===== flow/config.mk =====
export PLATFORM = sky130hd
export DESIGN_NAME = fpmultiplier
export DESIGN_NICKNAME = fpmultiplier
export VERILOG_FILES = /design/flow/design.v
export SDC_FILE = /design/flow/constraint.sdc
export NUM_CORES = 4
export LEC_CHECK = 0
export ABC_AREA = 1
export CAP_MARGIN = 20
export CORE_MARGIN = 2
export CORE_UTILIZATION = 72
export CTS_CLUSTER_DIAMETER = 375
export CTS_CLUSTER_SIZE = 100
export PLACE_DENSITY = 0.6
export SLEW_MARGIN = 20

===== flow/constraint.sdc =====
create_clock -name core_clock -period 5.72 [get_ports {clock}]
set_input_delay 1.1440 -clock core_clock [delete_from_list [all_inputs] [get_ports {clock}]]
set_output_delay 1.1440 -clock core_clock [all_outputs]
set_load 0.01 [all_outputs]

===== flow/design.v =====
module fpmultiplier (output logic [31:0] product, output logic ready,
		input logic [31:0] a, input logic clock, nreset);
enum {activation, start, loada, loadb, check, special, regularcalculation,carries, final_output}state;
logic [31:0] multi_a, multi_b;
logic [47:0] manti_48bit;
logic [22:0] manti_23bit; 
logic [9:0] expon; 
logic sign;
logic infinite_a,NaN_a,zero_a,infinite_b,NaN_b,zero_b; 
assign  infinite_a = (multi_a[30:23]==8'b11111111)&&(multi_a[22:0]==0);
assign  NaN_a = (multi_a[30:23]==8'b11111111)&&(multi_a[22:0]!=0);
assign  zero_a = (multi_a[30:23]==0);
assign  infinite_b = (multi_b[30:23]==8'b11111111)&&(multi_b[22:0]==0);
assign  NaN_b = (multi_b[30:23]==8'b11111111)&&(multi_b[22:0]!=0);
assign  zero_b = (multi_b[30:23]==0); 
always_ff @(posedge clock, negedge nreset)
if (~nreset)
  begin 
  product <=0;
  multi_a <= 0;
  multi_b <= 0;
  state <= start;
  ready <= 0;
  end
else
begin 
  case (state)
    activation:
           begin
           ready <=1;
           end
    start: 
           begin
           ready <= 0;
           state <= loada;
           end
    loada: 
           begin 
           multi_a <= a;
           state <= loadb;
           end
    loadb: 
           begin
           multi_b <= a;
           state <= check;        
           end
    check:
           begin
           sign <= multi_a[31]^multi_b[31];
           if(NaN_a||infinite_a||zero_a||NaN_b||infinite_b||zero_b)
           state <= special;
           else
           state <= regularcalculation;
           end
    special:
           begin
            state <= final_output;
            if (NaN_a||NaN_b) 
              begin
              expon <= 10'b0011111111;
              manti_23bit <= 1;
              end
            else if (infinite_a||infinite_b) 
              begin
              if (zero_a|zero_b)  
                begin
                expon <= 10'b0011111111;
                manti_23bit <= 1;  
                end
              else 
                begin
                expon <= 10'b0011111111;
                manti_23bit <= 0;
                end
              end
            else 
              begin 
              expon <= 10'b0000000000;
              manti_23bit <= 0;
              end
           end
    regularcalculation:
           begin
           state <= carries;
           sign <= multi_a[31]^multi_b[31];
           manti_48bit <= {1'b1, {multi_a[22:0]}}*{1'b1, {multi_b[22:0]}};
           expon <= {2'b00,multi_a[30:23]}+{2'b00,multi_b[30:23]}-10'd127; 
           end 
    carries:
           begin 
           state <= final_output;
           if (manti_48bit[47]==1)  
             begin
             expon <= expon + 1'b1; 
             manti_48bit <= manti_48bit>>1|{{25{1'b0}},1'b1,{22{1'b0}}}; 
             end
           else
             begin  
             manti_48bit <= manti_48bit|{{25{1'b0}},1'b1,{22{1'b0}}}; 
             end
           end
    final_output:
           begin 
           ready <= 1;
           state <= start;        
           if (NaN_a||infinite_a||zero_a||NaN_b||infinite_b||zero_b)
             product <= {sign,expon[7:0],manti_23bit};
           else if ($signed(expon) >= 255)
             product <= {sign,8'b11111111,23'd0};
           else if ($signed(expon) <= 0)
             product <= {sign,31'd0};
           else 
             product <= {sign,expon[7:0],manti_48bit[45:23]};
           end 
  endcase
end
endmodule

===== flow/run.sh =====
#!/bin/bash
# the make line also repeats each setting of config.mk as NAME=value (left out here)
make -C /OpenROAD-flow-scripts/flow DESIGN_CONFIG=/design/flow/config.mk WORK_HOME=/design/flow/orfs CLKGATE_MAP_FILE= finish

==> run notes, run 1 <==
Notes on the flow outputs.

- The floorplan step records an initial core utilization of 0.728.
- The synthesized net count reads between 3000 and 4000.
- By area the synthesized netlist is led by sky130_fd_sc_hd__fa_1, sky130_fd_sc_hd__inv_1, sky130_fd_sc_hd__nand2_1.
- The synthesized-area fraction occupied by xor and xnor cells reads 0.00408.
- The commonest cells after synthesis are sky130_fd_sc_hd__inv_1, sky130_fd_sc_hd__nand2_1, sky130_fd_sc_hd__fa_1.
- Buffers inserted to repair hold after CTS numbered 0.
- The number of distinct library cells after synthesis reads 43.
- The floorplan die width is 193 µm.
- The flip-flop cell with the highest count after synthesis is sky130_fd_sc_hd__dfrtp_1.
- The mux share of post-synthesis cell area reads 0.00393.
- For this run the aggregate overflow at the end of global routing stands at 110.
- The cell taking the most area after synthesis is sky130_fd_sc_hd__fa_1.
- The count of boundary I/O pins reads 67.
- Routability-driven placement finished with a final weighted congestion of 0.978.
- Per Yosys stat, the portion of area used by sequential elements is 0.145.
- Of the total synthesized cell area, the portion taken by AND-OR and OR-AND cells is 0.0540.
- The post-synthesis adder-cell area fraction is 0.465.
- The mean instance size in the synthesized netlist reads roughly 7.8 µm².
- The number of input and output port buffers inserted reads 66.
- The cell count listed in synth_stat.txt reads roughly 3300.
- The number of synthesized flops with an enable pin reads 37.
- Counting the warning lines in the Yosys log gives 1.
- The overall chip area reads about 37000 µm².
- The maximum number of buffers from clock root to sink reads 2.
- The maximum level of the CTS H-tree is 4.
- The cell area that synthesis handed to floorplanning was 25800 µm².
- The synthesized netlist handed to floorplanning was reported with a cell count of 3282.
- The first error in the log reads "[ERROR GRT-0232] Routing congestion too high. Check the congestion heatmap in the GUI".
- For reference, the top logic cell family by area is adder cells.
- The global routing usage summed across all routing layers is 0.704.
- The most common cell in the synthesized netlist reads sky130_fd_sc_hd__inv_1.
- The top cell type's share of synthesized area is 0.375.
- Before CTS, the worst setup slack after placement is -1.06 ns.
- The chip area estimate from yosys synthesis reads 25800 µm².
- The flow did not finish.
- The number of synthesized register bits reads 142.
- The overall die height is just under 200 µm.
- The last stage reached is global routing.
- The number of sinks driven by the clock tree is about 140.
- The sum of net half-perimeters after detailed placement is 62.9 mm.
- The total clock buffers created by CTS is 17.
- The post-synthesis async set-or-reset flop share reads 0.739.
- The cell-mix breakdown from Yosys lists the simple-gate area share as 0.163.
- Per the placement report, the placed cell count is 3942.
- The cell row count reads 69.
- Clock tree synthesis selected as its root buffer the cell sky130_fd_sc_hd__clkbuf_16.
- The standard cell core area is 35400 µm².
-- through the flow --
stage	instance area [µm²]	hold slack, ns
after floorplan	26400	0.352
after global placement	28900	0.389
after detailed placement	28900	0.389
after CTS	31100	0.400
-- routing by layer --
| metal | GRT usage | GRT overflow |
|---|---|---|
| met4 | 0.621 | 38 |
| met2 | 0.882 | 60 |
| met1 | 0.721 | 6 |
| met5 | 0.313 | 2 |
| met3 | 0.550 | 4 |
-- what timing repair did --
item | CTS
gates resized | 276
setup endpoints to repair | 25
setup buffers | 82
pin swaps | 98
==> run 2: changes to the inputs <==
ABC_AREA = not set   (was 1)
CELL_PAD_IN_SITES_GLOBAL_PLACEMENT = 0   (was not set)
CORE_ASPECT_RATIO = 1.3   (was not set)
CORE_MARGIN = 4   (was 2)
CORE_UTILIZATION = 65   (was 72)
CTS_CLUSTER_DIAMETER = not set   (was 375)
CTS_CLUSTER_SIZE = 24   (was 100)
MAX_ROUTING_LAYER = met4   (was not set)
clock period = 4.42 ns   (was 5.72 ns; I/O delays follow)
==> run notes, run 2 <==
Notes on the flow outputs.

- The power report puts the net switching power at 0.770 mW.
- The run did not pass the layout checks because of setup timing.
- For this run, the register share of the synthesized area comes to 0.153.
- For this run, the post-layout net count is 3628.
- The total number of warnings across the stage logs is 33.
- After detailed routing, the total wire length is 78.7 mm.
- The maximum number of buffers from clock root to sink is 2.
- The area taken by multi-input combinational cells is reported as 18900 µm².
- The number of failing hold endpoints at the final stage is 0.
- Counting pins that exceed their max-slew limit in the final report gives 0.
- The power of the combinational group is 0.0673 mW.
- The flip-flop cell with the highest count after synthesis reads sky130_fd_sc_hd__dfrtp_1.
- The maximum level of the CTS H-tree is 4.
- The number of cells on the worst hold path reads 0.
- The power density over the cells reads 96.1 nW/µm².
- Per the post-run analysis, buffers plus inverters along the critical path come to 9.
- The number of nets in the synthesized netlist is 3289.
- The final routed wire length divided by cell count reads 22.9 µm.
- The slew check shows that the tightest pin keeps a relative margin of 0.337.
- Nets still carrying antenna violations after routing amount to 0.
- The classification of the worst setup path reads register to register.
- The synthesis run shows the most used standard cells to be sky130_fd_sc_hd__inv_1, sky130_fd_sc_hd__fa_1, sky130_fd_sc_hd__nand2_1.
- The overall chip area reads 40900 µm².
- The CTS tree reads yes.
- The total of max-cap violations is 0.
- The element type at the critical path start is a register.
- On the critical path, the stage with the largest delay is an instance of sky130_fd_sc_hd__fa_1.
- The Yosys warning count reads 1.
- The upper clock frequency limit is 145 MHz.
- The number of cells produced by synthesis reads 2587.
- After synthesis, the share of flip-flops with an asynchronous set or reset is 0.739.
- The cell count listed in synth_stat.txt reads 2587.
- The standard cell core area is 36900 µm².
- Clock latency on the worst-skew pair, taken at its later pin, is around 0.45 ns.
- The maximum number of pins on one net before global-route repair reads 69.
- The combinational share of power is 0.023.
- For reference, the critical path is launched at multi_a[13].
- After synthesis, the chip area reported by Yosys is around 25000 µm².
- ~67 I/O pins were placed.
- The residual DRC count reads 0.
- The post-synthesis adder-cell area fraction is 0.489.
- The run finished, with violations left.
- The final estimated routing congestion in global placement reads 1.04.
- The root buffer selected by CTS is sky130_fd_sc_hd__clkbuf_16.
- At the end of the flow the core is filled with cells to 0.819.
- Summed over all failing endpoints, the final setup total negative slack is -57.55 ns.
- The group that draws the most power in this run is clock.
- Of the post-synthesis cell area, the part taken by muxes is 0.0221.
- The violation count after the first detailed-routing iteration is ~1400.
- The critical path's largest stage delay is 0.54 ns.
- The horizontal die dimension reported for this design is 178 µm.
- The slew at the pin with the worst max-slew slack reads 0.985 ns.
- The wire length of the first global-routing pass is 122 mm.
- The number of global-route vias before repair reads 21900.
- The initial core utilization reads 0.664.
- The initial antenna violation count reads 1.
- The proportion of total power due to net switching is 0.265.
- The layout has about 2200 filler cells.
- The number of vias after detailed routing reads roughly 20000.
- The synthesized-area fraction occupied by xor and xnor cells is 0.0104.
- The cell row count reads 80.
- The area added between synthesis and finish reads 23.4%.
- Per the layout area report, the register area comes to 3780 µm².
- The most crowded layer after global routing is met2.
- The analysis reports a worst IR drop on VDD of 254 µV.
- On met2, the global router reports a usage of 0.666.
- The timing report gives the worst reg2reg path a setup slack of -2.48 ns.
- The overall die height is ~230 µm.
- The static leakage is 14.9 nW.
- Sorting the Yosys area breakdown by cell type puts at the top sky130_fd_sc_hd__fa_1.
- The final timing summary puts the cycle share of the worst path at 1.56.
- The end of the worst hold path is state[3].
- The launch point of the worst hold path reads state[0].
- The launch point of the worst register-to-register path is recorded as multi_a[13].
- The number of synthesized register bits reads 142.
- The power report attributes to the sequential group a share of 0.461.
- The final count of negative-setup-slack endpoints is 25.
- The power in sequential cells reads 1.34 mW.
- The detail-routed via count per cell is 5.84.
- The final setup slack of the worst path is -2.48 ns.
- In this run the mean area of a mapped cell was 9.47 µm².
- The area fraction of the largest cell type after synthesis is 0.394.
- The complex-gate fraction of the synthesized area reads 0.0662.
- The number of cells on the worst reg-to-reg path is 24.
- The worst-case hold slack reads 0.405 ns.
- Power attributed to the clock group is ~1.5 mW.
- The power share of the clock group is 0.516.
- The critical path runs through a total of 24 cells.
- Setup repair after global routing could not meet its margin everywhere.
- The number of synthesized flops with an enable pin is 37.
- The report lists the cells along the critical path as buf_12 > buf_8 > and2_4 > fa_1 > inv_2 > fa_2 > inv_2 > fa_2 > fa_1 > fa_2 > fa_1 > inv_2 > fa_1 > inv_2 > ha_4 > nand4_1 > buf_4 > nor4_4 > a2111oi_4 > buf_4 > a21bo_4 > a2111oi_4 > buf_4 > o311a_1.
- The most common cell in the synthesized netlist is sky130_fd_sc_hd__inv_1.
- In the post-synthesis netlist, the biggest area contributors are sky130_fd_sc_hd__fa_1, sky130_fd_sc_hd__dfrtp_1, sky130_fd_sc_hd__ha_1.
- The first detailed-routing pass took 5 iterations.
- The clock tree skew after final layout reads 0.0179 ns.
- The total clock buffers created by CTS is 17.
- The synthesized-area fraction occupied by and/or/nand/nor cells is 0.148.
- The total standard cell area after synthesis is 24500 µm².
- The biggest combinational cell group after synthesis reads adder cells.
- After clock tree synthesis, the flow added hold-fix buffers numbering 0.
- The endpoint of the worst setup timing path reads manti_48bit[42].
- The data arrival time at the worst-slack endpoint is approximately 7 ns.
- The number of input and output port buffers inserted is 66.
- The kind of end point of the critical path reads a register.
- For this run, global-route usage on met1 was measured as 0.469.
- The final global-route overflow total is 0.
- The data required time of the critical path reads approximately 4.6 ns.
- The number of sinks driven by the clock tree is approximately 140.
- The worst hold path class is register to register.
- The design internal power is 2.14 mW.
- For the finished layout, the period the worst path requires is ~6.9 ns.
- The critical register-to-register path endpoint is manti_48bit[42].
- In the CTS report, the clock slew at the register clock pins of the worst setup and hold paths is listed as 0.08 ns.
- The global routing met3 resource utilization is 0.0572.
- The global routing usage summed across all routing layers is 0.409.
- The number of distinct library cells after synthesis is 71.
- The biggest fanout along the worst timing path is 6.
- The sum of net half-perimeters after detailed placement is 62.7 mm.
- In this design, the largest share of critical-path delay is due to adder cells.
[run 2: through the flow]
stage | instance area [µm²] | cells | total power [mW] | setup WS [ns]
after floorplan | 25500 | 2587 | 1.37 | -1.99
after global placement | 28300 | 3335 | 1.43 | -2.61
after detailed placement | 28300 | 3335 | 1.43 | -2.65
after CTS | 29900 | 3414 | 2.91 | -2.39
after global routing | 30200 | 3432 | 2.97 | -2.63
final | 30200 | 3432 | 2.91 | -2.48
[run 2: final cells by class]
cell class | instances | area share
Multi-Input combinational cell | 1711 | 0.624
Tap cell | 492 | 0.0204
Sequential cell | 142 | 0.125
Clock inverter | 15 | 0.00612
Timing Repair Buffer | 442 | 0.134
Antenna cell | 1 | 0.0000827
Clock buffer | 17 | 0.0141
Inverter | 612 | 0.0763
[run 2: metal layers]
metal	part of all wire	vias to the layer above
li1	-	8516
met1	0.34	10100
met2	0.49	1067
met3	0.075	410
met4	0.096	0
met5	0	-
[run 2: repair_timing]
action                     in CTS  in global routing
pin swaps                     103                 53
buffers inserted               47                 19
resized                       146                 67
cloned                          2                  0
setup endpoints to repair      25                 25
==> run 3: changes to the inputs <==
ABC_AREA = 1   (was not set)
CORE_MARGIN = 2   (was 4)
CORE_UTILIZATION = 71   (was 65)
CTS_CLUSTER_DIAMETER = 356   (was not set)
PLACE_DENSITY = not set   (was 0.6)
PLACE_DENSITY_LB_ADDON = 0.16   (was not set)
clock period = 6.22 ns   (was 4.42 ns; I/O delays follow)
==> run notes, run 3 <==
Notes on the flow outputs.

- The maximum level of the CTS H-tree is 4.
- The count of boundary I/O pins reads 67.
- The number of synthesized register bits is 142.
- The most common cell in the synthesized netlist is sky130_fd_sc_hd__inv_1.
- The number of distinct library cells after synthesis reads approximately 43.
- The cell row count is 79.
- The run stopped with a tool error.
- The chip area estimate from yosys synthesis reads 25800 µm².
- The cell taking the most area after synthesis reads sky130_fd_sc_hd__fa_1.
- The synthesized net count reads between 3000 and 4000.
- The floorplan step records an initial core utilization of 0.720.
- The setup slack at placement is -0.631 ns.
- The standard cell core area is 35800 µm².
- The top cell type's share of synthesized area is 0.375.
- The complex-gate fraction of the synthesized area is 0.0540.
- Detailed placement reports a standard cell area of 28600 µm².
- The total clock buffers created by CTS is 17.
- The number of input and output port buffers inserted reads between 60 and 70.
- The instance count after placement with tap cells included reads 3952.
- The maximum number of buffers from clock root to sink is 2.
- The cell count listed in synth_stat.txt is approximately 3300.
- The share of the yosys chip area belonging to registers is 0.145.
- The overall die height is 221 µm.
- The floorplan die width is 171 µm.
- The root buffer selected by CTS is sky130_fd_sc_hd__clkbuf_16.
- The chip occupies ~38000 µm².
- The synthesized-area fraction occupied by xor and xnor cells is 0.00408.
- The mux share of post-synthesis cell area is 0.00393.
- The congestion estimate from routability-driven global placement came to 0.999.
- Per the synth stats, the proportion of register bits with asynchronous set or reset is 0.739.
- Warnings reported by Yosys during synthesis add up to 1.
- The commonest cells after synthesis are sky130_fd_sc_hd__inv_1, sky130_fd_sc_hd__nand2_1, sky130_fd_sc_hd__fa_1.
- The flip-flop cell with the highest count after synthesis reads sky130_fd_sc_hd__dfrtp_1.
- The sum of net half-perimeters after detailed placement reads 62.1 mm.
- The number of synthesized flops with an enable pin reads 37.
- The mean instance size in the synthesized netlist reads 7.85 µm².
- For reference, the top cells by area after synthesis are sky130_fd_sc_hd__fa_1, sky130_fd_sc_hd__inv_1, sky130_fd_sc_hd__nand2_1.
- Per the post-synthesis report, the number of cells in the design is ~3300.
- The synthesized-area fraction occupied by and/or/nand/nor cells reads 0.163.
- The cell area that synthesis handed to floorplanning was 25800 µm².
- The post-synthesis adder-cell area fraction is 0.465.
- By area, the combinational part of the netlist is dominated by adder cells.
- The number of sinks driven by the clock tree is 142.
- The flow halted during global routing.
[run 3: what timing repair did]
item,in CTS
setup endpoints to repair,25
setup buffers,59
hold buffers,0
pin swaps,124
gates cloned,1
gates resized,268
hold endpoints to repair,0
[run 3: per-stage QoR]
stage | power, mW | utilization | hold WS [ns]
after floorplan | 0.972 | - | 0.352
after global placement | 1.01 | 0.799 | 0.387
after detailed placement | 1.01 | 0.799 | 0.389
after CTS | 2.05 | 0.855 | 0.397
==> run 4: changes to the inputs <==
CORE_ASPECT_RATIO = 0.99   (was 1.3)
CTS_CLUSTER_DIAMETER = not set   (was 356)
PLACE_DENSITY = 0.37   (was not set)
PLACE_DENSITY_LB_ADDON = not set   (was 0.16)
SETUP_SLACK_MARGIN = 0.74   (was not set)
clock period = 6.16 ns   (was 6.22 ns; I/O delays follow)
==> run notes, run 4 <==
Notes on the flow outputs.

- The run finished, with violations left.
- The layout checks failed on setup timing.
- The sum of net half-perimeters after detailed placement reads around 65 mm.
- The static leakage reads 18.1 nW.
- The power in sequential cells is 0.962 mW.
- Summed over all routing layers, the global router reports a total usage of 0.497.
- The number of global-route vias before repair is 25700.
- The classification of the worst setup path is register to register.
- The cell taking the most area after synthesis reads sky130_fd_sc_hd__fa_1.
- Between the synthesized netlist and the finished layout, the area growth was recorded as 21.4%.
- The power share of the clock group reads 0.509.
- The mux share of post-synthesis cell area reads 0.00393.
- The wire length of the first global-routing pass reads 138 mm.
- Along the critical path, the tally of buffer and inverter instances is 10.
- The number of cells on the worst hold path reads 0.
- The proportion of total power due to net switching is 0.247.
- The residual DRC count reads 0.
- The detail-routed via count per cell reads ~6.2.
- Per the Yosys statistics, synthesis produced 3282 cells.
- The final cycle utilization of the critical path is 1.09.
- The floorplan die width reads about 200 µm.
- The synthesized net count is 3984.
- For this run, the final setup violation count is recorded as 25.
- The final global-route overflow total is 0.
- For this run, the top clock speed supported by timing is 149 MHz.
- The relative max-transition margin is 0.192.
- Of the combinational cells, the family taking the most area is adder cells.
- The required time at the worst endpoint is listed as 6.46 ns.
- The synthesis run shows the most used standard cells to be sky130_fd_sc_hd__inv_1, sky130_fd_sc_hd__nand2_1, sky130_fd_sc_hd__fa_1.
- VDD sags by at most between 200 and 250 µV.
- The number of vias after detailed routing is 25000.
- The capture point of the worst register-to-register path is recorded as manti_48bit[47].
- Setup repair after global routing could not meet its margin everywhere.
- The number of distinct library cells after synthesis is 43.
- The largest single stage delay on the critical path is 0.68 ns.
- The share of the yosys chip area belonging to registers is 0.145.
- In this run, the synthesized area fraction spent on and/or/nand/nor cells is recorded as 0.163.
- The register share of total power reads 0.467.
- The maximum number of pins on one net before global-route repair is 72.
- The maximum number of buffers from clock root to sink reads 2.
- For the final database, setup skew stands at 0.0217 ns.
- The final routed wire length divided by cell count reads 23.7 µm.
- Detailed-route iteration 0 reported a violation count of 3531.
- The total of max-cap violations is 0.
- The post-synthesis adder-cell area fraction is 0.465.
- The most critical setup path has its endpoint at manti_48bit[47].
- The layout net count is 4246.
- The count of boundary I/O pins reads 67.
- The combinational share of power reads 0.023.
- The post-synth register bit count is approximately 140.
- The setup slack at placement is -0.426 ns.
- The power spent charging and discharging nets reads 0.507 mW.
- The cell-mix breakdown from Yosys lists the compound-gate area share as 0.0540.
- The time the worst path needs with I/O delays and setup is 6.73 ns.
- The number of cells on the worst reg-to-reg path reads 27.
- The standard cell core area reads 35800 µm².
- Ranked by total cell area, the synthesized netlist is headed by sky130_fd_sc_hd__fa_1, sky130_fd_sc_hd__inv_1, sky130_fd_sc_hd__nand2_1.
- The reg2reg setup slack is -0.57 ns.
- The placed instances occupy a cell area of just under 30000 µm².
- The Yosys warning count is 1.
- The clock group power is 1.05 mW.
- The total non-filler cell area in the finished layout is 31300 µm².
- Power spread over the standard cell area amounts to roughly 66 nW/µm².
- Synthesis produced a netlist whose cell count is 3282.
- Dividing the synthesized area by the synthesized cell count gives 7.85 µm².
- The share of synthesized area in the top cell type comes to 0.375.
- The launch point of the worst path reads multi_b[10].
- The overall chip area reads 37800 µm².
- The group with the largest share of power is clock.
- Along the worst path, the maximum fanout reaches 4.
- The end of the worst hold path reads state[3].
- The element type at the critical path start reads a register.
- The synthesis stats list as the most numerous cell sky130_fd_sc_hd__inv_1.
- The final estimated routing congestion in global placement is 1.03.
- The synthesized-area fraction occupied by xor and xnor cells reads 0.00408.
- The final count of pins violating max slew is 0.
- The maximum level of the CTS H-tree reads 4.
- The worst flop-to-flop path startpoint is multi_b[10].
- Note that the worst hold path type here is register to register.
- The initial antenna violation count is 7.
- The design internal power is 1.55 mW.
- The number of failing hold endpoints at the final stage reads 0.
- The total standard cell area after synthesis reads between 20000 and 30000 µm².
- The timing report gives the clock slew at the launch and capture registers of the worst setup and hold paths as approximately 0.080 ns.
- The total clock buffers created by CTS is 17.
- The iteration tally of the first detailed-router pass reads 15.
- The clock latency on the worst-skew pair is between 0.4 and 0.5 ns.
- The flip-flop cell with the highest count after synthesis is sky130_fd_sc_hd__dfrtp_1.
- The kind of end point of the critical path reads a register.
- The family of cells with the greatest summed delay on the critical path reads adder cells.
- The root buffer selected by CTS is sky130_fd_sc_hd__clkbuf_16.
- The vertical die dimension reported for this design is 194 µm.
- The number of sinks driven by the clock tree reads 142.
- The post-synthesis async set-or-reset flop share is 0.739.
- The number of synthesized flops with an enable pin reads 37.
- Summed over all combinational cells, the power is between 0.04 and 0.05 mW.
- TritonCTS built the clock tree.
- Input and output buffers added on the ports amount to around 66.
- In the floorplan report the effective utilization is 0.719.
- Post-synthesis, Yosys gives the total cell area as 25800 µm².
- The number of cells on the critical path reads 27.
- The count of antenna-violating nets left after detailed routing is 0.
- The total number of warnings across the stage logs reads 34.
- The transition time recorded at the tightest slew-check pin is 1.20 ns.
- The final-layout setup total negative slack reads -12.22 ns.
- The floorplan has 69 rows.
- For the worst min-delay path, the startpoint reported by OpenROAD is state[0].
- According to the timing report, the arrival time at the worst endpoint equals 7.03 ns.
- By instance count, the cell type seen most on the critical path is sky130_fd_sc_hd__fa_1.
- The highest-delay cell along the critical path reads sky130_fd_sc_hd__fa_1.
- The wire length reported by the detailed router reads about 96 mm.
- The final setup slack of the worst path reads -0.572 ns.
- For this design, the CTS-stage hold fixing added 0 buffers.
-- run 4: routing by layer --
| metal | wire length [µm] | vias to the layer above | track usage |
|---|---|---|---|
| li1 | - | 9965 | - |
| met1 | 30000 | 11800 | 0.577 |
| met2 | 42000 | 2372 | 0.751 |
| met3 | 14600 | 929 | 0.171 |
| met4 | 9010 | 0 | 0.296 |
| met5 | 0 | - | - |
-- run 4: repair_timing --
action,CTS,global route
endpoints found under the setup margin,25,25
endpoints found under the hold margin,0,0
gates cloned,0,0
pin swaps,75,112
gates resized,208,183
buffers inserted,42,28
-- run 4: layout make-up --
type / instances / area [µm²]
repair buffers: 371 / 3440
clock inverters: 11 / 95.1
inverters: 1003 / 3770
flip-flops and latches: 142 / 3780
well taps: 461 / 577
fillers: 1728 / 4550
clock buffers: 21 / 482
diodes: 8 / 20.0
multi-input cells: 2009 / 19100
-- run 4: per-stage QoR --
| step | hold WS, ns | utilization | instances | power (mW) |
|---|---|---|---|---|
| floorplan | 0.352 | - | 3282 | 0.981 |
| global placement | 0.388 | 0.806 | 3916 | 1.02 |
| detailed placement | 0.388 | 0.806 | 3916 | 1.02 |
| CTS | 0.398 | 0.849 | 3990 | 2.04 |
| global route | 0.402 | 0.873 | 4025 | 2.09 |
| finish | 0.398 | 0.873 | 4026 | 2.06 |
==> run 5: changes to the inputs <==
CORE_ASPECT_RATIO = 0.5   (was 0.99)
CORE_MARGIN = 9   (was 2)
CORE_UTILIZATION = 67   (was 71)
CTS_CLUSTER_DIAMETER = 223   (was not set)
CTS_CLUSTER_SIZE = 99   (was 24)
GPL_ROUTABILITY_DRIVEN = 0   (was not set)
HOLD_SLACK_MARGIN = 0.27   (was not set)
PLACE_DENSITY = 0.35   (was 0.37)
SETUP_SLACK_MARGIN = -0.39   (was 0.74)
clock period = 8.18 ns   (was 6.16 ns; I/O delays follow)
==> run notes, run 5 <==
Notes on the flow outputs.

- The element type at the critical path start reads a register.
- The detail-routed via count per cell is roughly 5.5.
- The mean instance size in the synthesized netlist reads approximately 7.8 µm².
- The number of maximum-capacitance violations recorded for the run is 0.
- The synthesis report lists the Yosys warning total as 1.
- The flip-flop cell with the highest count after synthesis reads sky130_fd_sc_hd__dfrtp_1.
- The time the worst path needs with I/O delays and setup reads roughly 7.4 ns.
- The post-cts hold buffer count is 0.
- The launch point of the worst hold path is state[0].
- The relative max-transition margin is 0.220.
- The total number of warnings across the stage logs is 30.
- The global routing usage summed across all routing layers reads 0.345.
- The complex-gate fraction of the synthesized area is 0.0540.
- The synthesized-area fraction occupied by and/or/nand/nor cells is 0.163.
- In this run, power in the clock network comes to 0.795 mW.
- The chip area estimate from yosys synthesis reads between 20000 and 30000 µm².
- Of the available clock period, the critical path in the final layout requires 0.899.
- The kind of cell with the highest combined delay along the critical path is adder cells.
- The biggest combinational cell group after synthesis is adder cells.
- The synthesized-area fraction occupied by xor and xnor cells is 0.00408.
- The wire length reported by the detailed router is 73.7 mm.
- CTS built an H-tree with a depth of 4.
- The most common cell type on the critical path is sky130_fd_sc_hd__fa_1.
- The most common cell in the synthesized netlist reads sky130_fd_sc_hd__inv_1.
- Setup repair after global routing left no endpoint under its margin.
- In the final report, the number of pins over their slew limit comes to 0.
- For reference, the clock transition at the flip-flops on the worst setup and hold paths is 0.07 ns.
- The clock tree skew after final layout reads approximately 0.018 ns.
- The kind of end point of the critical path is a register.
- The number of gates resized after CTS is 0.
- The number of buffers and inverters on the critical path is 5.
- The CTS tree is yes.
- The overall chip area reads 46300 µm².
- The tree is rooted in a sky130_fd_sc_hd__clkbuf_16.
- Summed over all nets, the switching power comes to 0.385 mW.
- The classification of the worst setup path reads register to register.
- The top cell type's share of synthesized area reads 0.375.
- The power of the combinational group reads 0.0334 mW.
- The iteration tally of the first detailed-router pass is 6.
- The reg2reg setup slack is slightly above 0.8 ns.
- Looking at the critical path, the single cell with the biggest stage delay is sky130_fd_sc_hd__dfrtp_1.
- The run finished with no timing, DRC or antenna violations.
- The mux share of post-synthesis cell area reads 0.00393.
- The number of distinct library cells after synthesis is 43.
- In the Yosys report the total cell count is approximately 3300.
- Entering global routing, the biggest net connects 57 pins.
- The cell type that accounts for the most area after synthesis is sky130_fd_sc_hd__fa_1.
- The maximum number of buffers from clock root to sink reads 2.
- The share of total power dissipated in sequential elements is 0.466.
- In the power breakdown, the internal column shows 1.17 mW.
- In this run the VDD rail shows a maximum IR drop of 143 µV.
- The final count of negative-setup-slack endpoints reads 0.
- The area added between synthesis and finish reads 6.67%.
- The slew at the pin with the worst max-slew slack is 1.17 ns.
- The number of cells on the worst hold path reads 0.
- The final global-route overflow total reads 0.
- The number of global-route vias before repair is 21900.
- The capture point of the critical path was reported as manti_48bit[23].
- After synthesis the cells add up to 25800 µm².
- Ranked by instance count, the synthesized netlist is headed by sky130_fd_sc_hd__inv_1, sky130_fd_sc_hd__nand2_1, sky130_fd_sc_hd__fa_1.
- The layout net count is 3981.
- After legalization and detailed placement, the total HPWL measured 59.3 mm.
- After synthesis, the cell types taking the most area are sky130_fd_sc_hd__fa_1, sky130_fd_sc_hd__inv_1, sky130_fd_sc_hd__nand2_1.
- The group with the largest share of power is clock.
- The post-CTS setup repair buffer count reads 0.
- Summed over all failing endpoints, the final setup total negative slack is 0 ns.
- The launch point of the worst path reads multi_b[9].
- Synthesis handed over a netlist of 3282 instances.
- The count of boundary I/O pins reads about 67.
- The data required time of the critical path reads 8.35 ns.
- The standard cell core area is 37700 µm².
- The initial core utilization reads 0.684.
- Counting endpoints that fail hold in the final report gives 0.
- The final routed wire length divided by cell count reads approximately 19 µm.
- The horizontal die dimension reported for this design is between 200 and 300 µm.
- The combinational share of power is 0.022.
- The violation count after the first detailed-routing iteration is 2070.
- The met2 layer wire length in the routed design reads 32.5 mm.
- The number of cells on the critical path is 22.
- The post-synthesis adder-cell area fraction reads 0.465.
- The wire length on met3 is 9.37 mm.
- The synthesized net count is 3984.
- The power density over the cells reads 56.5 nW/µm².
- The power in sequential cells is 0.724 mW.
- The biggest fanout along the worst timing path reads 14.
- After floorplanning, the core was divided into 50 placement rows.
- The static leakage reads 16.5 nW.
- The worst-case hold slack is 0.410 ns.
- Buffers inserted during clock tree synthesis total 17.
- The power report attributes to the clock group a share of 0.512.
- According to the floorplan report, the die height is 157 µm.
- The longest incremental delay of any stage on the critical path is reported as 0.76 ns.
- The count of antenna-violating nets left after detailed routing reads 0.
- The worst hold path class reads register to register.
- The number of vias after detailed routing is 21100.
- The post-synthesis async set-or-reset flop share is 0.739.
- STA lists the endpoint of the worst register-to-register path as manti_48bit[23].
- The number of synthesized register bits reads between 100 and 150.
- The number of synthesized flops with an enable pin is 37.
- The residual DRC count reads 0.
- The uppermost layer routed is met4.
- The upper clock frequency limit is between 100 and 150 MHz.
- The number of input and output port buffers inserted is 66.
- The script computed the net switching share of total power as 0.248.
- The end of the worst hold path reads state[3].
- The number of cells on the worst reg-to-reg path is 22.
- Per STA, the worst path is made up of buf_4 > nand2_1 > fa_1 > fa_1 > inv_1 > fa_1 > fa_1 > fa_1 > fa_1 > inv_1 > fa_1 > inv_1 > ha_1 > nand2_1 > nand2_1 > inv_1 > o21ai_0 > a21oi_1 > nand3_1 > or2_2 > nand3_1 > o21ai_0.
- The later pin in the worst-skew pair is clocked with a latency of 0.45 ns.
- The routed metal-1 wirelength reads 29.2 mm.
- The initial antenna violation count was 1.
- The share of the yosys chip area belonging to registers reads 0.145.
- The worst flop-to-flop path startpoint reads multi_b[9].
- The number of sinks driven by the clock tree reads 142.
- The data arrival time at the worst-slack endpoint is 7.53 ns.
- The wire length of the first global-routing pass reads 118 mm.
==> run 5: final cells by class <==
cell class	instances	area, µm²
diodes	1	2.50
clock buffers	17	425
repair buffers	106	966
clock inverters	15	148
fillers	3082	10200
flip-flops and latches	142	3740
well taps	520	651
multi-input cells	2009	17800
inverters	1003	3760
==> run 5: stage by stage <==
stage / instances / power, mW / cell area [µm²] / worst slack, ns / utilization
2_1_floorplan: 3282 / 0.739 / 25800 / 2.00 / -
3_3_place_gp: 3779 / 0.772 / 26900 / 0.881 / 0.714
3_5_place_dp: 3780 / 0.772 / 26900 / 0.993 / 0.714
4_1_cts: 3812 / 1.56 / 27500 / 0.946 / 0.729
5_1_grt: 3813 / 1.59 / 27500 / 0.456 / 0.729
6_report: 3813 / 1.55 / 27500 / 0.823 / 0.729
==> run 5: metal layers <==
layer | up-vias | GRT usage
li1 | 9422 | -
met1 | 10400 | 0.446
met2 | 1121 | 0.519
met3 | 186 | 0.105
met4 | 0 | 0.114
met5 | - | -
==> run 6: changes to the inputs <==
CELL_PAD_IN_SITES_GLOBAL_PLACEMENT = not set   (was 0)
CORE_ASPECT_RATIO = not set   (was 0.5)
CORE_MARGIN = 2   (was 9)
CORE_UTILIZATION = 72   (was 67)
CTS_CLUSTER_DIAMETER = not set   (was 223)
CTS_CLUSTER_SIZE = not set   (was 99)
GPL_ROUTABILITY_DRIVEN = not set   (was 0)
HOLD_SLACK_MARGIN = not set   (was 0.27)
MAX_ROUTING_LAYER = not set   (was met4)
PLACE_DENSITY = not set   (was 0.35)
PLACE_DENSITY_LB_ADDON = 0.19   (was not set)
SETUP_SLACK_MARGIN = not set   (was -0.39)
clock period = 5.96 ns   (was 8.18 ns; I/O delays follow)
==> run notes, run 6 <==
Notes on the flow outputs.

- The flow ran to the end, but the layout failed its checks.
- In this run the layout check failures are setup timing.
- The post-synthesis adder-cell area fraction is 0.465.
- The type recorded for the worst min-delay path is register to register.
- The classification of the worst setup path is register to register.
- The final cycle utilization of the critical path is 1.21.
- The number of buffers and inverters on the critical path is 8.
- The launch point of the worst path reads multi_a[6].
- The placement report lists the number of port buffers as ~66.
- The worst supply voltage drop on vdd is 218 µV.
- The kind of end point of the critical path reads a register.
- The global routing usage summed across all routing layers is 0.495.
- The power report puts the net switching power at 0.533 mW.
- Per the final report, max-transition violations number 0.
- In this run, power in flip-flops and latches comes to just under 1 mW.
- The mean instance size in the synthesized netlist reads 7.85 µm².
- The total standard cell area after synthesis reads 25800 µm².
- Of the total synthesized cell area, the portion taken by AND, OR, NAND and NOR gates is 0.163.
- The iteration tally of the first detailed-router pass reads 23.
- The tree is rooted in a sky130_fd_sc_hd__clkbuf_16.
- The number of cells on the worst reg-to-reg path reads 25.
- Per Yosys stat, the portion of area used by sequential elements is 0.145.
- TritonCTS built the clock tree.
- The number of synthesized flops with an enable pin is 37.
- The final estimated routing congestion in global placement reads 1.04.
- The residual DRC count reads 0.
- The most critical setup path has its endpoint at manti_48bit[39].
- The routed layout has 24900 vias.
- The time the worst path needs with I/O delays and setup is about 7 ns.
- The post-cts hold buffer count is 0.
- The number of cells on the critical path is 25.
- Per the timing report, the biggest fanout along the worst path comes to 8.
- The count of boundary I/O pins reads 67.
- The worst flop-to-flop path startpoint is multi_a[6].
- The power share of the clock group is 0.516.
- The wire length of the first global-routing pass reads around 140 mm.
- The most common cell type on the critical path is sky130_fd_sc_hd__fa_1.
- The synthesized netlist contains 43 unique library cells.
- The synthesized design spends more area on one cell type than any other, namely sky130_fd_sc_hd__fa_1.
- Across the routed clock network, the largest skew measured is between 0.015 and 0.02 ns.
- The design internal power reads between 1.5 and 2 mW.
- Of the total power, combinational logic draws 0.023.
- The register clock-pin slew on the reported worst setup and hold paths is 0.07 ns.
- The count of antenna-violating nets left after detailed routing is 0.
- Counting flops with an async set or reset pin after synthesis yields a share of 0.739.
- Yosys reports that the most numerous cell types are sky130_fd_sc_hd__inv_1, sky130_fd_sc_hd__nand2_1, sky130_fd_sc_hd__fa_1.
- The worst hold path passes through 0 cells.
- The overall die height reads slightly below 200 µm.
- The floorplan die width reads 193 µm.
- The Yosys warning count reads 1.
- The chip area estimate from yosys synthesis reads 25800 µm².
- The end of the worst hold path is state[3].
- On the worst path, the slowest cell contributes a delay of 0.72 ns.
- The complex-gate fraction of the synthesized area reads 0.0540.
- The launch point of the worst hold path is state[0].
- The initial utilization of the core area, before any placement, comes to 0.728.
- The cell row count is 69.
- The synthesized-area fraction occupied by xor and xnor cells reads 0.00408.
- STA lists the endpoint of the worst register-to-register path as manti_48bit[39].
- The upper clock frequency limit reads ~140 MHz.
- The final global-route overflow total reads 0.
- The violation count after the first detailed-routing iteration is 3832.
- The number of global-route vias before repair reads 25200.
- Clock tree synthesis inserted a total of 17 buffers.
- After synthesis, the cell types taking the most area are sky130_fd_sc_hd__fa_1, sky130_fd_sc_hd__inv_1, sky130_fd_sc_hd__nand2_1.
- The power of the combinational group reads 0.0493 mW.
- The static leakage reads 18.0 nW.
- The standard cell core area is ~35000 µm².
- Among cell families on the critical path, the largest total delay comes from adder cells.
- The filler cells instantiated in the layout total between 1500 and 2000.
- The detail-routed via count per cell reads 6.19.
- The wire length reported by the detailed router is slightly below 100 mm.
- The register share of total power is 0.461.
- Leaving out buffers and inverters, the combinational logic in the layout accounts for 18900 µm².
- The data arrival time at the worst-slack endpoint reads 7.40 ns.
- The highest-delay cell along the critical path is sky130_fd_sc_hd__fa_1.
- The relative max-transition margin reads 0.277.
- The chip occupies 37300 µm².
- The flip-flop cell with the highest count after synthesis reads sky130_fd_sc_hd__dfrtp_1.
- The total number of warnings across the stage logs is 32.
- The reg2reg setup slack is -1.23 ns.
- Among the non-sequential cells, adder cells take the most area.
- The number of synthesized register bits reads 142.
- The number of cells produced by synthesis is 3282.
- The initial antenna violation count is 7.
- The final standard cell utilization of the core is 0.875.
- The clock group power reads 1.11 mW.
- The maximum level of the CTS H-tree is 4.
- The cell count listed in synth_stat.txt reads 3282.
- Setup repair after global routing could not meet its margin everywhere.
- The number of sinks driven by the clock tree is about 140.
- At the pin with the least slew margin, the transition time is 1.08 ns.
- The element type at the critical path start is a register.
- The proportion of total power due to net switching is 0.247.
- The group with the largest share of power reads clock.
- The maximum number of pins on one net before global-route repair is between 60 and 70.
- The number of failing hold endpoints at the final stage reads 0.
- The total of max-cap violations reads 0.
- The clock latency on the worst-skew pair reads 0.46 ns.
- The final setup slack of the worst path is -1.23 ns.
- The synthesized net count is 3984.
- Of the post-synthesis cell area, the part taken by muxes is 0.00393.
- The layout net count reads between 4000 and 5000.
- STA puts the critical path data required time at 6.17 ns.
- The design draws 2.16 mW.
- The HPWL after detailed placement is 64.9 mm.
- The most common cell in the synthesized netlist reads sky130_fd_sc_hd__inv_1.
- The script computed a power per unit cell area of 69.6 nW/µm².
- The top cell type's share of synthesized area reads 0.375.
- Per the run report, area growth between synthesis and finish was 20.2%.
- The register area is 3790 µm².
- The final routed wire length divided by cell count is 24.6 µm.
- The final count of negative-setup-slack endpoints reads 25.
- The clock passes through at most 2 buffers.
-- run 6: through the flow --
step	std cells	setup slack [ns]	hold slack [ns]	setup TNS, ns	cell area [µm²]
2_1_floorplan	3282	-0.0239	0.352	-0.0239	25800
3_3_place_gp	3923	-0.619	0.385	-11.61	28600
3_5_place_dp	3923	-0.684	0.393	-14.17	28600
4_1_cts	3986	-0.397	0.411	-7.66	30200
5_1_grt	4018	-1.22	0.412	-27.64	30900
6_report	4022	-1.23	0.406	-27.13	31000
-- run 6: final cells by class --
cell class,count,area share
multi-input cells,2009,0.609
flip-flops and latches,142,0.122
inverters,1003,0.122
repair buffers,368,0.109
well taps,461,0.0186
clock buffers,23,0.0152
clock inverters,9,0.00323
diodes,7,0.000566
-- run 6: repair_timing --
action                                  4_1_cts  5_1_grt
pin swaps                                    52       59
cloned                                        1        1
buffers inserted                             31       28
endpoints found under the setup margin       25       25
gates resized                               210      149
-- run 6: metal layers --
metal,GRT usage,part of all wire,up-vias
li1,-,-,9956
met1,0.560,0.31,11700
met2,0.751,0.43,2285
met3,0.258,0.16,917
met4,0.261,0.091,40
met5,0.143,0.0099,-
==> run 7: changes to the inputs <==
CAP_MARGIN = 5   (was 20)
CTS_CLUSTER_DIAMETER = 27   (was not set)
CTS_CLUSTER_SIZE = 72   (was not set)
PLACE_DENSITY_LB_ADDON = 0.2   (was 0.19)
SETUP_SLACK_MARGIN = 0.72   (was not set)
SLEW_MARGIN = 35   (was 20)
clock period = 6.34 ns   (was 5.96 ns; I/O delays follow)
==> run notes, run 7 <==
Notes on the flow outputs.

- The flow did not finish.
- The last stage reached reads global routing.
- The first error in the log reads "[ERROR GRT-0232] Routing congestion too high. Check the congestion heatmap in the GUI".
- Of the synthesized area, sequential elements account for 0.145.
- CTS placed an instance of sky130_fd_sc_hd__clkbuf_16 at the clock tree root.
- Yosys attributes the largest share of cell area to sky130_fd_sc_hd__fa_1, sky130_fd_sc_hd__inv_1, sky130_fd_sc_hd__nand2_1.
- The synthesized instance count is 3282.
- The overall die height reads 193 µm.
- The post-synthesis async set-or-reset flop share reads 0.739.
- The initial core utilization is 0.728.
- The number of sinks driven by the clock tree is 142.
- The maximum number of buffers from clock root to sink reads 2.
- The global routing usage summed across all routing layers reads 0.647.
- The cell count listed in synth_stat.txt reads 3282.
- The post-synthesis adder-cell area fraction reads 0.465.
- The number of synthesized flops with an enable pin is 37.
- The CTS report gives the tree buffer count as 17.
- The commonest cells after synthesis are sky130_fd_sc_hd__inv_1, sky130_fd_sc_hd__nand2_1, sky130_fd_sc_hd__fa_1.
- The post-cts hold buffer count reads 0.
- The total standard cell area after synthesis reads 25800 µm².
- The number of input and output port buffers inserted reads 66.
- The synthesis report names the predominant flop master as sky130_fd_sc_hd__dfrtp_1.
- The cell taking the most area after synthesis is sky130_fd_sc_hd__fa_1.
- The final estimated routing congestion in global placement reads 1.06.
- The number of distinct library cells after synthesis is 43.
- The synthesized-area fraction occupied by xor and xnor cells reads 0.00408.
- The top cell type's share of synthesized area reads 0.375.
- The cell row count is slightly below 70.
- The overall chip area is 37300 µm².
- The number of synthesized register bits is 142.
- The standard cell core area reads 35400 µm².
- The biggest combinational cell group after synthesis is adder cells.
- The H-tree generated during clock tree synthesis spans 4 levels.
- The synthesized net count reads between 3000 and 4000.
- Detailed placement finished with a half-perimeter wire length of 63.5 mm.
- Looking at the gate-level netlist, the highest instance count belongs to sky130_fd_sc_hd__inv_1.
- Measured against the total synthesized area, the mux share comes to 0.00393.
- The count of boundary I/O pins is 67.
- The instance count after placement with tap cells included is between 3000 and 4000.
- The chip area estimate from yosys synthesis is 25800 µm².
- The cell-mix breakdown from Yosys lists the compound-gate area share as 0.0540.
- The floorplan die width is between 150 and 200 µm.
- The mean instance size in the synthesized netlist reads 7.85 µm².
- Warnings reported by Yosys during synthesis add up to 1.
- The final global-route overflow total reads 6.
- The synthesized-area fraction occupied by and/or/nand/nor cells reads 0.163.
==> run 7: what timing repair did <==
item	4_1_cts
resized	188
endpoints found under the setup margin	25
pin swaps	83
gates cloned	1
buffers inserted	53
==> run 7: per-layer routing <==
layer | GRT overflow | global-route usage
met5 | 0 | 0.310
met4 | 1 | 0.526
met3 | 2 | 0.476
met2 | 3 | 0.841
met1 | 0 | 0.672
==> run 7: per-stage QoR <==
stage / hold slack, ns / TNS (ns) / utilization / area [µm²] / setup slack [ns]
2_1_floorplan: 0.352 / 0 / - / 26500 / 0.542
3_3_place_gp: 0.388 / -0.711 / 0.807 / 28600 / -0.106
3_5_place_dp: 0.390 / -1.29 / 0.807 / 28600 / -0.177
4_1_cts: 0.402 / 0 / 0.854 / 30200 / 0.0547
==> run 8: changes to the inputs <==
CAP_MARGIN = 20   (was 5)
CTS_CLUSTER_DIAMETER = 400   (was 27)
CTS_CLUSTER_SIZE = 100   (was 72)
PLACE_DENSITY = 0.6   (was not set)
PLACE_DENSITY_LB_ADDON = not set   (was 0.2)
SETUP_SLACK_MARGIN = 2.1   (was 0.72)
SLEW_MARGIN = 20   (was 35)
clock period = 7.86 ns   (was 6.34 ns; I/O delays follow)
==> run notes, run 8 <==
Notes on the flow outputs.

- The post-synthesis async set-or-reset flop share reads 0.739.
- The top cell type's share of synthesized area reads 0.375.
- The final global-route overflow total reads between 100 and 150.
- Looking at the gate-level netlist, the highest instance count belongs to sky130_fd_sc_hd__inv_1.
- The sum of net half-perimeters after detailed placement is 58.6 mm.
- 67 I/O pins were placed.
- The instance count after placement with tap cells included is 3714.
- The global routing usage summed across all routing layers is 0.682.
- The number of input and output port buffers inserted is 66.
- The cell row count reads 69.
- Of the total synthesized cell area, the portion taken by full adders, half adders and majority gates is 0.465.
- The total standard cell area after synthesis reads 25800 µm².
- The synthesized-area fraction occupied by xor and xnor cells is 0.00408.
- A synthesized cell averages 7.85 µm².
- The last stage reached is global routing.
- The number of clock sinks came to 142.
- The flip-flop cell with the highest count after synthesis is sky130_fd_sc_hd__dfrtp_1.
- The Yosys warning count is 1.
- The share of the yosys chip area belonging to registers is 0.145.
- The post-cts hold buffer count reads 0.
- The die is 193 µm tall.
- The synthesized netlist contains 43 unique library cells.
- The maximum number of buffers from clock root to sink reads 2.
- The number of synthesized register bits is 142.
- The initial core utilization is 0.728.
- The floorplan die width reads ~190 µm.
- The cell-mix breakdown from Yosys lists the simple-gate area share as 0.163.
- The maximum level of the CTS H-tree reads 4.
- By area the synthesized netlist is led by sky130_fd_sc_hd__fa_1, sky130_fd_sc_hd__inv_1, sky130_fd_sc_hd__nand2_1.
- The root buffer selected by CTS reads sky130_fd_sc_hd__clkbuf_16.
- The total clock buffers created by CTS reads 17.
- The number of synthesized flops with an enable pin is 37.
- The overall chip area is 37300 µm².
- The run stopped with a tool error.
- Of the total synthesized cell area, the portion taken by AND-OR and OR-AND cells is 0.0540.
- The biggest combinational cell group after synthesis reads adder cells.
- Synthesis produced a netlist whose cell count is 3282.
- The chip area estimate from yosys synthesis reads around 26000 µm².
- The synthesized net count is about 4000.
- After synthesis, the most frequently instantiated cells are sky130_fd_sc_hd__inv_1, sky130_fd_sc_hd__nand2_1, sky130_fd_sc_hd__fa_1.
- The standard cell core area reads 35400 µm².
- The cell taking the most area after synthesis reads sky130_fd_sc_hd__fa_1.
- The cell count listed in synth_stat.txt reads approximately 3300.
- The final estimated routing congestion in global placement reads 0.989.
- The tool reported: "[ERROR GRT-0232] Routing congestion too high. Check the congestion heatmap in the GUI".
- After synthesis, the share of cell area in mux cells is 0.00393.
==> run 8: repair_timing <==
item	4_1_cts
buffers inserted	122
pin swaps	67
endpoints found under the setup margin	25
gates resized	251
==> run 8: stage by stage <==
step	hold slack [ns]	worst slack (ns)	cell area (µm²)
CTS	0.403	1.45	29600
detailed placement	0.391	0.716	27000
global placement	0.388	0.798	27000
floorplan	0.352	2.06	26400
==> run 8: routing by layer <==
metal / overflow / global-route usage
met5: 5 / 0.340
met1: 8 / 0.701
met4: 39 / 0.608
met2: 71 / 0.867
met3: 4 / 0.502
==> run 9: changes to the inputs <==
ABC_AREA = not set   (was 1)
CTS_CLUSTER_DIAMETER = not set   (was 400)
CTS_CLUSTER_SIZE = 97   (was 100)
SETUP_SLACK_MARGIN = not set   (was 2.1)
clock period = 9.71 ns   (was 7.86 ns; I/O delays follow)
==> run notes, run 9 <==
Notes on the flow outputs.

- The main area contributors are sky130_fd_sc_hd__fa_1, sky130_fd_sc_hd__dfrtp_1, sky130_fd_sc_hd__ha_1.
- The sum of net half-perimeters after detailed placement is 50.0 mm.
- The wire length reported by the detailed router reads between 60 and 70 mm.
- Per the synth stats, the flop cell with the highest instance count is sky130_fd_sc_hd__dfrtp_1.
- The initial core utilization reads 0.731.
- The synthesized-area fraction occupied by xor and xnor cells reads 0.0104.
- The launch point of the worst hold path reads state[0].
- The number of cells on the worst hold path reads 0.
- Per STA, the endpoint of the critical path is manti_48bit[39].
- Sequential power for this build is ~0.6 mW.
- For hold timing, the worst endpoint is state[3].
- The group with the largest share of power is clock.
- The overall die height reads 189 µm.
- The share of total power dissipated in sequential elements is 0.477.
- The floorplan die width reads 189 µm.
- The power report attributes to the clock group a share of 0.504.
- The number of global-route vias before repair is around 20000.
- The clock latency on the worst-skew pair is approximately 0.43 ns.
- Counting every net in the synthesized netlist gives around 3300.
- The number of cells on the critical path is 23.
- The detail route stage leaves a number of antenna-violating nets equal to 0.
- The data required time reported for the critical path is approximately 10 ns.
- The number of maximum-capacitance violations recorded for the run is 0.
- The final count of pins violating max slew reads 0.
- The script computed the net switching share of total power as 0.243.
- The clock net in this run drives a total of 142 sinks.
- The synthesis report gives the async set-or-reset register share as 0.739.
- The critical path contains buffers and inverters numbering 7 combined.
- Per the synthesis report, the simple-gate share of the synthesized area is 0.148.
- Post-synthesis, Yosys gives the total cell area as around 25000 µm².
- The cell count listed in synth_stat.txt is 2587.
- Per the timing report, the most critical flop-to-flop path finishes at manti_48bit[39].
- The share of the yosys chip area belonging to registers is 0.153.
- The biggest fanout along the worst timing path is 19.
- Hold repair after CTS inserted 0 buffers.
- The most common cell in the synthesized netlist is sky130_fd_sc_hd__inv_1.
- The number of cells on the worst reg-to-reg path reads 23.
- The detail-routed via count per cell reads 6.02.
- The top cell type's share of synthesized area is 0.394.
- The complex-gate fraction of the synthesized area reads 0.0662.
- The clock group power reads 0.645 mW.
- The time the worst path needs with I/O delays and setup is 8.32 ns.
- The final setup slack of the worst path reads 1.39 ns.
- According to the hold report, the worst path is of the register to register type.
- Sorting the Yosys area breakdown by cell type puts at the top sky130_fd_sc_hd__fa_1.
- Per the post-synthesis report, the number of cells in the design is 2587.
- Per the TritonCTS log, the buffer count is 17.
- After floorplanning, the core was divided into 67 placement rows.
- The element type at the critical path start is a register.
- The kind of end point of the critical path reads a register.
- The reg2reg setup slack reads 1.39 ns.
- The setup slack at placement is around 1.6 ns.
- The static leakage is ~13 nW.
- The number of input and output port buffers inserted reads 66.
- The CTS tree is yes.
- The finished layout reports a core utilization of 0.779.
- The final global-route overflow total is 0.
- The number of distinct library cells after synthesis is 71.
- In the final report, the number of endpoints failing setup comes to 0.
- The register clock-pin slew on the reported worst setup and hold paths is 0.07 ns.
- The commonest cells after synthesis are sky130_fd_sc_hd__inv_1, sky130_fd_sc_hd__fa_1, sky130_fd_sc_hd__nand2_1.
- The worst-case hold slack is approximately 0.4 ns.
- The area added between synthesis and finish is 6.60%.
- In the final timing run, aggregate negative setup slack is 0 ns.
- The pre-antenna-repair detailed-routing pass consisted of 6 iterations.
- The maximum level of the CTS H-tree reads 4.
- The report lists the cells along the critical path as clkinv_1 > nor2_1 > fa_1 > fa_1 > inv_1 > fa_1 > inv_1 > fa_1 > inv_1 > fa_1 > inv_1 > fa_1 > inv_1 > fa_1 > inv_1 > ha_1 > a21oi_1 > o21ai_0 > a2111oi_2 > a21boi_0 > o21ai_0 > nand2_1 > o311ai_1.
- The power spent charging and discharging nets reads 0.311 mW.
- For this run, the post-layout net count is about 3300.
- The final estimated routing congestion in global placement is 0.925.
- The detailed router placed around 18000 vias in this run.
- The routed layout reports a DRC error count of 0.
- The number of synthesized register bits is 142.
- The flow ran to the end and the layout has no timing, DRC or antenna violations.
- The power density over the cells is approximately 49 nW/µm².
- Per STA, the highest per-stage delay on the worst path measures 1.02 ns.
- The post-CTS setup repair buffer count reads 0.
- The data arrival time at the worst-slack endpoint is approximately 8.6 ns.
- The relative max-transition margin is 0.227.
- The number of synthesized flops with an enable pin reads 37.
- The number of failing hold endpoints at the final stage reads 0.
- The floorplan step defined a core boundary enclosing about 34000 µm².
- The total number of warnings across the stage logs is 30.
- The clock tree skew after final layout reads 0.0133 ns.
- The most common cell type on the critical path reads sky130_fd_sc_hd__fa_1.
- The biggest combinational cell group after synthesis is adder cells.
- The design internal power is 0.969 mW.
- The final routed wire length divided by cell count reads 21.4 µm.
- The global routing usage summed across all routing layers is 0.390.
- Looking at the reg2reg group, the worst path starts from multi_b[8].
- Summed over all combinational cells, the power is 0.0255 mW.
- The critical path's slowest stage uses the library cell sky130_fd_sc_hd__dfrtp_1.
- At the pin with the least slew margin, the transition time is about 1.2 ns.
- The maximum number of pins on one net before global-route repair reads 71.
- The initial antenna violation count is 1.
- Per the post-synthesis stats, the area per cell is roughly 9.5 µm².
- The combinational share of power reads 0.020.
- The timing report attributes the biggest portion of critical-path delay to adder cells.
- The maximum number of buffers from clock root to sink is 2.
- The critical path in this run is classified as register to register.
- The upper clock frequency limit reads 120 MHz.
- Per the OpenROAD floorplan log, the area of the die is ~36000 µm².
- The mux share of post-synthesis cell area is 0.0221.
- In this run the clock root is driven by a sky130_fd_sc_hd__clkbuf_16.
- The final timing summary puts the cycle share of the worst path at 0.856.
- The count of boundary I/O pins reads approximately 67.
- The worst supply voltage drop on vdd reads 142 µV.
- The launch point of the worst path reads multi_b[8].
- Setup repair after global routing left no endpoint under its margin.
- For this run, the number of Yosys warnings is 1.
- After the first detailed-routing iteration, the DRC count stood at 1301.
- The number of gates resized after CTS reads 0.
- The first global-routing pass estimated 105 mm of wire.
- The post-synthesis adder-cell area fraction reads 0.489.
- The mapped netlist covers around 25000 µm².
-- run 9: cell type report --
type | instances | area (µm²)
Timing Repair Buffer | 100 | 913
Clock buffer | 18 | 439
Sequential cell | 142 | 3750
Clock inverter | 14 | 145
Multi-Input combinational cell | 1711 | 18000
Antenna cell | 1 | 2.50
Inverter | 612 | 2300
Fill cell | 2331 | 7400
Tap cell | 448 | 561
-- run 9: through the flow --
stage          cell area [µm²]  std cells  power [mW]
2_1_floorplan            24500       2587       0.622
3_3_place_gp             25500       3013       0.647
3_5_place_dp             25500       3013       0.648
4_1_cts                  26100       3045        1.29
5_1_grt                  26100       3045        1.31
6_report                 26100       3046        1.28
-- run 9: routing by layer --
metal  GRT usage  vias to the layer above  wire length [µm]  share of wire
li1            -                     7809                 -              -
met1       0.498                     9324             24000           0.37
met2       0.652                      935             32000           0.49
met3      0.0641                      256              5510          0.084
met4       0.197                        0              3870          0.059
met5           0                        -                 0              0
==> run 10: changes to the inputs <==
ABC_AREA = 1   (was not set)
CORE_UTILIZATION = 71   (was 72)
CTS_CLUSTER_DIAMETER = 396   (was not set)
CTS_CLUSTER_SIZE = 98   (was 97)
GPL_ROUTABILITY_DRIVEN = 0   (was not set)
SETUP_SLACK_MARGIN = 2.56   (was not set)
TNS_END_PERCENT = 15   (was not set)
clock period = 9.0 ns   (was 9.71 ns; I/O delays follow)
==> run notes, run 10 <==
Notes on the flow outputs.

- The run finished with no timing, DRC or antenna violations.
- The synthesized net count reads 3984.
- For hold timing, the worst endpoint is state[3].
- The final count of negative-setup-slack endpoints is 0.
- The count of boundary I/O pins reads approximately 67.
- The overall chip area is about 38000 µm².
- The critical path's largest stage delay reads 0.56 ns.
- The number of sinks driven by the clock tree is 142.
- Counting along the longest clock path gives a buffer depth of 2.
- The design internal power reads 1.07 mW.
- The portion of synthesized area spent on multiplexers is 0.00393.
- In the synthesized netlist, the dominant kind of combinational cell is adder cells.
- The script logs the ratio of routed vias to standard cells as approximately 5.9.
- The static leakage reads approximately 17 nW.
- For this run, the leading register cell type out of synthesis is sky130_fd_sc_hd__dfrtp_1.
- The final routed wire length divided by cell count reads around 22 µm.
- TritonCTS built the clock tree.
- The number of vias after detailed routing reads about 23000.
- The power density over the cells is 49.1 nW/µm².
- The Yosys warning count is 1.
- The floorplan die width is 194 µm.
- The clock group power reads 0.757 mW.
- The number of clock buffers added by TritonCTS is 17.
- The data required time of the critical path reads 9.21 ns.
- The wire length reported by the detailed router reads 83.6 mm.
- The most common cell in the synthesized netlist is sky130_fd_sc_hd__inv_1.
- The global routing usage summed across all routing layers reads 0.427.
- The cell area that synthesis handed to floorplanning was 25800 µm².
- The power in sequential cells reads 0.658 mW.
- The overall die height is between 150 and 200 µm.
- Per STA, the endpoint of the critical path is manti_48bit[35].
- The power of the combinational group is between 0.03 and 0.04 mW.
- In this run the critical register-to-register path is launched from multi_a[12].
- The sum of net half-perimeters after detailed placement reads 56.1 mm.
- The clock tree skew after final layout reads around 0.014 ns.
- Setup slack on the worst reg-to-reg path comes out at ~2.4 ns.
- The number of cells produced by synthesis reads around 3300.
- The critical register-to-register path endpoint is manti_48bit[35].
- Of the total synthesized cell area, the portion taken by AND, OR, NAND and NOR gates is 0.163.
- The classification of the worst setup path is register to register.
- The most common cell type on the critical path reads sky130_fd_sc_hd__fa_1.
- The initial antenna violation count was 2.
- The most critical min-delay path falls under register to register.
- Looking at the group totals, the largest power group turns out to be clock.
- The upper clock frequency limit is 151 MHz.
- The number of cells on the worst reg-to-reg path is 25.
- Per the synthesis report, the AND-OR/OR-AND share of the synthesized area is 0.0540.
- The number of synthesized register bits reads approximately 140.
- The area added between synthesis and finish reads 14.2%.
- The family of cells with the greatest summed delay on the critical path reads adder cells.
- The top cell type's share of synthesized area is 0.375.
- The number of distinct library cells after synthesis is 43.
- The final global-route overflow total is 0.
- The post-synthesis adder-cell area fraction reads 0.465.
- For this configuration, the core starts out at a cell density of 0.722.
- Of the synthesized area, sequential elements account for 0.145.
- The power spent charging and discharging nets reads 0.380 mW.
- The element type at the critical path start is a register.
- After synthesis, the most frequently instantiated cells are sky130_fd_sc_hd__inv_1, sky130_fd_sc_hd__nand2_1, sky130_fd_sc_hd__fa_1.
- Of the total power, the clock network draws 0.524.
- The cell taking the most area after synthesis reads sky130_fd_sc_hd__fa_1.
- The timing report notes that buffer and inverter cells on the critical path total 7.
- The iteration tally of the first detailed-router pass reads 8.
- The post-synthesis async set-or-reset flop share is 0.739.
- The launch point of the worst hold path reads state[0].
- The wire length of the first global-routing pass is 123 mm.
- The cell count listed in synth_stat.txt reads about 3300.
- The kind of end point of the critical path is a register.
- The count of antenna-violating nets left after detailed routing reads 0.
- The clock latency on the worst-skew pair is roughly 0.47 ns.
- The relative max-transition margin is 0.263.
run 10: metrics by stage:
stage / total power, mW / cells / instance area (µm²)
3_5_place_dp: 0.702 / 3710 / 26700
3_3_place_gp: 0.701 / 3710 / 26700
2_1_floorplan: 0.672 / 3282 / 25800
6_report: 1.45 / 3852 / 29400
4_1_cts: 1.44 / 3788 / 28100
5_1_grt: 1.47 / 3850 / 29400
run 10: layer usage:
metal,vias to the layer above,wire (µm),track usage
li1,9618,-,-
met2,1707,36600,0.673
met1,11000,28400,0.549
met4,4,6610,0.217
met3,511,11800,0.118
met5,-,107,0
run 10: final cells by class:
| class | count | area [µm²] |
|---|---|---|
| Antenna cell | 2 | 5.00 |
| Sequential cell | 142 | 3840 |
| Inverter | 1003 | 3760 |
| Clock buffer | 17 | 425 |
| Multi-Input combinational cell | 2009 | 18500 |
| Clock inverter | 15 | 164 |
| Tap cell | 461 | 577 |
| Timing Repair Buffer | 203 | 2140 |
| Fill cell | 2199 | 6240 |
run 10: timing repair:
item | 4_1_cts | 5_1_grt
endpoints found under the setup margin | 25 | 25
gates cloned | 1 | 5
gates resized | 112 | 183
hold buffers | 0 | 0
setup buffers | 45 | 57
pin swaps | 9 | 60
Power figures rest on the tool's default switching activity, not on a simulated workload.
